## build 20
==> flow/design.v (excerpt) <==
module usb_top_level(
    input logic clk,
    input logic n_rst,
    input logic hsel,
    input logic [3:0] haddr,
    input logic [1:0] htrans,
    input logic  [1:0] hsize,
    input logic hwrite,
    input logic [31:0] hwdata,
    output logic [31:0] hrdata,
    output logic hresp,
    output logic hready,
    output logic d_mode,
    input logic d_plus_in,
    input logic d_minus_in,
    output logic d_plus_out,
    output logic d_minus_out,
    output logic [6:0] buffer_occupancy,
    output logic get_rx_data,
    output logic [3:0] tx_packet,
    output logic tx_transfer_active
);
Size: roughly 5500 cells after synthesis, ~96 I/O pins, roughly 42000 µm² of cells after synthesis.
clock: 11.2 ns
lec_check: 0
abc_area: 1
cap_margin: 20
cell_pad_in_sites_detail_placement: 0
cell_pad_in_sites_global_placement: 0
core_margin: 2
core_utilization: 39
cts_cluster_diameter: 385
cts_cluster_size: 21
gpl_routability_driven: 0
gpl_timing_driven: 1
max_routing_layer: met4
min_routing_layer: met2
place_density: 0.93
slew_margin: 0
tns_end_percent: 35
run.sh (not shown) runs the stock make flow with config.mk's settings and CLKGATE_MAP_FILE=.
Status: build 20 FAILED at global routing (tool error)
> inputs changed (build 20 -> build 4)
==> flow/config.mk <==
export PLATFORM = sky130hd
export DESIGN_NAME = usb_top_level
export DESIGN_NICKNAME = usb_top_level
export VERILOG_FILES = /design/flow/design.v
export SDC_FILE = /design/flow/constraint.sdc
export NUM_CORES = 4
export LEC_CHECK = 0
export CAP_MARGIN = 20
export CORE_MARGIN = 2
export CORE_UTILIZATION = 45
export SLEW_MARGIN = 20
==> flow/constraint.sdc <==
create_clock -name core_clock -period 10.0 [get_ports {clk}]
set_input_delay 2.0000 -clock core_clock [delete_from_list [all_inputs] [get_ports {clk}]]
set_output_delay 2.0000 -clock core_clock [all_outputs]
set_load 0.01 [all_outputs]
### Flow results
Taking build 20 as the reference point, the H-tree level count of build 4 rises by 1.
Build 4 against build 20; area of the synthesized netlist per yosys stat is down by a few percent.
Against build 20, die size in build 4 fell by more than 10%.
Build 4: flow completed, timing, DRC and antenna clean
As of build 4, number of buffers inserted during clock tree synthesis had risen by more than 100% compared to build 20.
> inputs changed (build 4 -> build 56)
--- a/flow/config.mk
+++ b/flow/config.mk
@@ -9,3 +9,4 @@
 export CORE_MARGIN = 2
-export CORE_UTILIZATION = 45
+export CORE_UTILIZATION = 68
+export CTS_CLUSTER_SIZE = 50
 export SLEW_MARGIN = 20
==> flow/constraint.sdc <==
create_clock -name core_clock -period 7.61 [get_ports {clk}]
set_input_delay 1.5220 -clock core_clock [delete_from_list [all_inputs] [get_ports {clk}]]
set_output_delay 1.5220 -clock core_clock [all_outputs]
set_load 0.01 [all_outputs]
Compared with build 4, build 56 shows a clock-net power that is about 19% higher. Build 56 vs build 4: pin count of the biggest net entering global routing up by a few percent. Of build 56 and build 4, build 4 shows the higher clock tree buffer count of the final layout, with build 56 below it. Build 56 -> build 4: aggregate routed wire length flat. Build 56 gives more worst hold slack than build 4 did.
## Diff of input files: build 84 against build 56
--- a/flow/config.mk
+++ b/flow/config.mk
@@ -9,4 +9,4 @@
 export CORE_MARGIN = 2
-export CORE_UTILIZATION = 68
-export CTS_CLUSTER_SIZE = 50
+export CORE_UTILIZATION = 64
+export CTS_CLUSTER_SIZE = 100
 export SLEW_MARGIN = 20
==> flow/constraint.sdc <==
create_clock -name core_clock -period 7.23 [get_ports {clk}]
set_input_delay 1.4460 -clock core_clock [delete_from_list [all_inputs] [get_ports {clk}]]
set_output_delay 1.4460 -clock core_clock [all_outputs]
set_load 0.01 [all_outputs]
Findings:
- Total global routing track utilization: build 84 lower than build 56
- Compared with build 56, in build 84 worst-case headroom to the max-slew limit fell 4.6 points, die area rose about 6%, sequential power rose 4.4%.
- The hold slack number comes out lower for build 84 vs build 56.
- [compare] base=build 56 new=build 84: non-clock buffer count went up 2.0%; via count of the first global-routing pass went down about 3.5%; critical path depth went up 1.
Input changes introduced in build 25 (baseline for comparison: build 84):
--- a/flow/config.mk
+++ b/flow/config.mk
@@ -9,4 +9,4 @@
 export CORE_MARGIN = 2
-export CORE_UTILIZATION = 64
-export CTS_CLUSTER_SIZE = 100
+export CORE_UTILIZATION = 45
+export SETUP_SLACK_MARGIN = -0.3
 export SLEW_MARGIN = 20
==> flow/constraint.sdc <==
create_clock -name core_clock -period 6.66 [get_ports {clk}]
set_input_delay 1.3320 -clock core_clock [delete_from_list [all_inputs] [get_ports {clk}]]
set_output_delay 1.3320 -clock core_clock [all_outputs]
set_load 0.01 [all_outputs]
[summary]
Build 25: all stages complete, timing, DRC and antenna checks passed
Build 25 against build 84: fraction of synthesized area in multiplexers was more or less identical; number of synthesized flops with an enable pin was more or less identical; number of detailed-route iterations in the first pass went down by 1; initial core utilization went down by 19 points.
Diff build 84 -> build 25: clock skew decreased by 9.2 ps relative to the old numbers; core utilization decreased by 21 points relative to the old numbers; maximum vdd drop decreased by about 5.6% relative to the old numbers.
Flip-flop and latch share of the layout cell area came out lower on build 25 than on build 84.
As far as mean area per synthesized cell goes, build 25 and build 84 are indistinguishable; the numbers are identical.
Cmp build 25 and build 84 / final clock period utilization by the worst path / higher: build 25
Power figures rest on the tool's default switching activity, not on a simulated workload.
